==> inputs of run X <==
==> flow/design.v (excerpt) <==
module cpu 
	(output wire [7:0] address,
	 output wire [7:0] to_memory,
	 output wire write,
	 input wire [7:0] from_memory, 
     input wire clk, reset);
Settings: LEC_CHECK=0, CAP_MARGIN=20, CELL_PAD_IN_SITES_GLOBAL_PLACEMENT=2, CORE_ASPECT_RATIO=0.65, CORE_MARGIN=5, CORE_UTILIZATION=40, CTS_CLUSTER_SIZE=53, GPL_ROUTABILITY_DRIVEN=1, GPL_TIMING_DRIVEN=0, MIN_ROUTING_LAYER=met1, SLEW_MARGIN=5, TNS_END_PERCENT=15; clock period 6.73 ns.
run.sh (not shown) runs the stock make flow with config.mk's settings and CLKGATE_MAP_FILE=.
==> inputs of run P, as changes to run X <==
CELL_PAD_IN_SITES_GLOBAL_PLACEMENT = default   (was 2)
CORE_ASPECT_RATIO = default   (was 0.65)
CORE_MARGIN = 2   (was 5)
CORE_UTILIZATION = 68   (was 40)
CTS_CLUSTER_SIZE = 42   (was 53)
GPL_ROUTABILITY_DRIVEN = default   (was 1)
GPL_TIMING_DRIVEN = default   (was 0)
MIN_ROUTING_LAYER = default   (was met1)
SETUP_SLACK_MARGIN = 0.81   (was default)
SLEW_MARGIN = 20   (was 5)
TNS_END_PERCENT = 5   (was 15)
==> flow/constraint.sdc (replaced) <==
create_clock -name core_clock -period 2.84 [get_ports {clk}]
set_input_delay 0.5680 -clock core_clock [delete_from_list [all_inputs] [get_ports {clk}]]
set_output_delay 0.5680 -clock core_clock [all_outputs]
set_load 0.01 [all_outputs]
==> Slide: Implementation Results <==
Run Summary

Floorplanning
  – Site row count: 36

Run status
  – Status: timing/DRC/antenna clean

Global route
  – Number of antenna violations at the first check in global routing: 0

Placed design
  – Worst slack at placement: 2.14 ns
[end of results for run X]
==> Slide: Implementation Results <==
Flow Results at a Glance

Run status
  – Status: aborted with a tool error
  – Log Error: [ERROR GRT-0232] Routing congestion too high. Check the congestion heatmap in the GUI.
  – Last stage: 5_1_grt

Placed design
  – Worst slack at placement: -0.194 ns

Floorplanning
  – Site row count: 34

CTS
  – Clk buf depth: 2
[end of results for run P]

========
==> job 8477: inputs <==
Starting RTL as in the previous note.
make LEC_CHECK=0 CAP_MARGIN=20 CELL_PAD_IN_SITES_DETAIL_PLACEMENT=2 CELL_PAD_IN_SITES_GLOBAL_PLACEMENT=2 CORE_ASPECT_RATIO=1.14 CORE_MARGIN=2 CORE_UTILIZATION=45 CTS_CLUSTER_DIAMETER=339 CTS_CLUSTER_SIZE=64 GPL_ROUTABILITY_DRIVEN=0 GPL_TIMING_DRIVEN=0 MIN_ROUTING_LAYER=met1 PLACE_DENSITY=0.54 SLEW_MARGIN=20 finish   # period 8.14 ns
==> inputs of job 5504, as changes to job 8477 <==
==> flow/config.mk (replaced) <==
export PLATFORM = sky130hd
export DESIGN_NAME = cpu
export DESIGN_NICKNAME = cpu
export VERILOG_FILES = /design/flow/design.v
export SDC_FILE = /design/flow/constraint.sdc
export NUM_CORES = 4
export LEC_CHECK = 0
export CAP_MARGIN = 20
export CORE_MARGIN = 2
export CORE_UTILIZATION = 63
export CTS_CLUSTER_SIZE = 42
export SLEW_MARGIN = 20
==> flow/constraint.sdc (replaced) <==
create_clock -name core_clock -period 2.84 [get_ports {clk}]
set_input_delay 0.5680 -clock core_clock [delete_from_list [all_inputs] [get_ports {clk}]]
set_output_delay 0.5680 -clock core_clock [all_outputs]
set_load 0.01 [all_outputs]
==> inputs of job 6952, as changes to job 8477 <==
==> flow/config.mk (replaced) <==
export PLATFORM = sky130hd
export DESIGN_NAME = cpu
export DESIGN_NICKNAME = cpu
export VERILOG_FILES = /design/flow/design.v
export SDC_FILE = /design/flow/constraint.sdc
export NUM_CORES = 4
export LEC_CHECK = 0
export ABC_AREA = 1
export CAP_MARGIN = 20
export CELL_PAD_IN_SITES_DETAIL_PLACEMENT = 2
export CELL_PAD_IN_SITES_GLOBAL_PLACEMENT = 0
export CORE_ASPECT_RATIO = 1.65
export CORE_MARGIN = 2
export CORE_UTILIZATION = 54
export CTS_CLUSTER_DIAMETER = 339
export CTS_CLUSTER_SIZE = 49
export GPL_ROUTABILITY_DRIVEN = 1
export GPL_TIMING_DRIVEN = 1
export MAX_ROUTING_LAYER = met4
export MIN_ROUTING_LAYER = met2
export PLACE_DENSITY = 0.76
export SLEW_MARGIN = 20
export TNS_END_PERCENT = 15
==> inputs of job 227, as changes to job 8477 <==
==> flow/config.mk (replaced) <==
export PLATFORM = sky130hd
export DESIGN_NAME = cpu
export DESIGN_NICKNAME = cpu
export VERILOG_FILES = /design/flow/design.v
export SDC_FILE = /design/flow/constraint.sdc
export NUM_CORES = 4
export LEC_CHECK = 0
export CAP_MARGIN = 30
export CORE_MARGIN = 2
export CORE_UTILIZATION = 56
export SLEW_MARGIN = 20
==> flow/constraint.sdc (replaced) <==
create_clock -name core_clock -period 8.0 [get_ports {clk}]
set_input_delay 1.6000 -clock core_clock [delete_from_list [all_inputs] [get_ports {clk}]]
set_output_delay 1.6000 -clock core_clock [all_outputs]
set_load 0.01 [all_outputs]
==> summary of the runs <==
Job 8477 passed the timing, design-rule and antenna checks. Job 227 passed the timing, design-rule and antenna checks. Job 6952 never finished: it broke off in detailed placement with DPL-0033. Job 5504 never finished: it broke off in global routing, error GRT-0232.
Die size, lowest first: job 5504, job 6952, job 227, job 8477.
Between job 227 and job 8477, the lower first-iteration DRC count is in job 8477 (gap about 6%, measured against job 8477).
Between job 227 and job 8477, the lower setup slack is in job 8477 (gap 0.28 ns).
Between job 8477 and job 227, the lower register-to-register slack is in job 8477 (gap 0.58 ns).
In sequential cell count, job 8477 and job 227 do not differ.
Against job 227, the count of clock-buffer cells in the layout of job 8477 is lower by 1.
Worst hold slack: job 8477 is higher than job 227 (0.045 ns).

========
==> inputs of build 39 <==
cpu again, from the RTL that the note above started with.
Settings: LEC_CHECK=0, ABC_AREA=1, CAP_MARGIN=20, CORE_MARGIN=2, CORE_UTILIZATION=72, PLACE_DENSITY_LB_ADDON=0.08, SLEW_MARGIN=20; clock period 3.1 ns.
==> build 72: changes against build 39 <==
Settings changed: CAP_MARGIN 20 to 30, CORE_UTILIZATION 72 to 56, CTS_CLUSTER_DIAMETER set to 221, PLACE_DENSITY_LB_ADDON 0.08 to not set, SETUP_SLACK_MARGIN set to 1.0.
==> flow/constraint.sdc (replaced) <==
create_clock -name core_clock -period 8.0 [get_ports {clk}]
set_input_delay 1.6000 -clock core_clock [delete_from_list [all_inputs] [get_ports {clk}]]
set_output_delay 1.6000 -clock core_clock [all_outputs]
set_load 0.01 [all_outputs]
==> comparison <==
In flip-flop count, build 72 and build 39 do not differ. Against build 39, the global-route usage of build 72 is lower by 9.2 points. Of build 72 and build 39, build 39 has the higher via count (gap 7.6%, measured against build 39). Of build 72 and build 39, build 39 has the higher core utilization (gap 19 points). In build 72 the routed wire length is lower than in build 39, by about 0.9%. In build 72 the clock-buffer cell count is lower than in build 39, by 1. In build 72 the sequential share of layout area is higher than in build 39, by 0.47 points.

========
==> 01-01: inputs <==
cpu again, from the RTL that the note above started with.
Settings: LEC_CHECK=0, ABC_AREA=1, CAP_MARGIN=20, CORE_ASPECT_RATIO=1.3, CORE_MARGIN=2, CORE_UTILIZATION=72, CTS_CLUSTER_DIAMETER=320, CTS_CLUSTER_SIZE=98, PLACE_DENSITY=0.86, SLEW_MARGIN=20; clock period 3.07 ns.
==> 12-10 (differences from 01-01) <==
==> flow/config.mk (replaced) <==
export PLATFORM = sky130hd
export DESIGN_NAME = cpu
export DESIGN_NICKNAME = cpu
export VERILOG_FILES = /design/flow/design.v
export SDC_FILE = /design/flow/constraint.sdc
export NUM_CORES = 4
export LEC_CHECK = 0
export CAP_MARGIN = 20
export CELL_PAD_IN_SITES_GLOBAL_PLACEMENT = 2
export CORE_MARGIN = 2
export CORE_UTILIZATION = 40
export CTS_CLUSTER_SIZE = 53
export SLEW_MARGIN = 20
==> flow/constraint.sdc (replaced) <==
create_clock -name core_clock -period 8.0 [get_ports {clk}]
set_input_delay 1.6000 -clock core_clock [delete_from_list [all_inputs] [get_ports {clk}]]
set_output_delay 1.6000 -clock core_clock [all_outputs]
set_load 0.01 [all_outputs]
==> 11-25 (differences from 01-01) <==
==> flow/config.mk (replaced) <==
export PLATFORM = sky130hd
export DESIGN_NAME = cpu
export DESIGN_NICKNAME = cpu
export VERILOG_FILES = /design/flow/design.v
export SDC_FILE = /design/flow/constraint.sdc
export NUM_CORES = 4
export LEC_CHECK = 0
export CAP_MARGIN = 20
export CORE_MARGIN = 2
export CORE_UTILIZATION = 72
export PLACE_DENSITY = 0.65
export SLEW_MARGIN = 20
==> flow/constraint.sdc (replaced) <==
create_clock -name core_clock -period 3.38 [get_ports {clk}]
set_input_delay 0.6760 -clock core_clock [delete_from_list [all_inputs] [get_ports {clk}]]
set_output_delay 0.6760 -clock core_clock [all_outputs]
set_load 0.01 [all_outputs]
==> 03-16 (differences from 01-01) <==
==> flow/config.mk (replaced) <==
export PLATFORM = sky130hd
export DESIGN_NAME = cpu
export DESIGN_NICKNAME = cpu
export VERILOG_FILES = /design/flow/design.v
export SDC_FILE = /design/flow/constraint.sdc
export NUM_CORES = 4
export LEC_CHECK = 0
export ABC_AREA = 1
export CAP_MARGIN = 20
export CORE_MARGIN = 2
export CORE_UTILIZATION = 72
export CTS_CLUSTER_SIZE = 89
export PLACE_DENSITY = 0.35
export SETUP_SLACK_MARGIN = 0.92
export SLEW_MARGIN = 20
==> flow/constraint.sdc (replaced) <==
create_clock -name core_clock -period 3.1 [get_ports {clk}]
set_input_delay 0.6200 -clock core_clock [delete_from_list [all_inputs] [get_ports {clk}]]
set_output_delay 0.6200 -clock core_clock [all_outputs]
set_load 0.01 [all_outputs]
==> summary of the runs <==
- Against 12-10, the critical path depth of 01-01 is higher by 4.
- In flip-flop count, 01-01 and 12-10 do not differ.
- The highest worst setup slack belongs to 12-10, the lowest to 11-25.
- First-iteration DRC count: 12-10 is larger than 01-01 (about 6.5%).
- 01-01 finished with timing, DRC and antenna clean. 03-16 aborted during 5_1_grt (GRT-0232). 11-25 produced a layout that fails on setup timing. 12-10 completed without violations.
- Die size: 12-10 > 11-25 > 01-01 > 03-16.
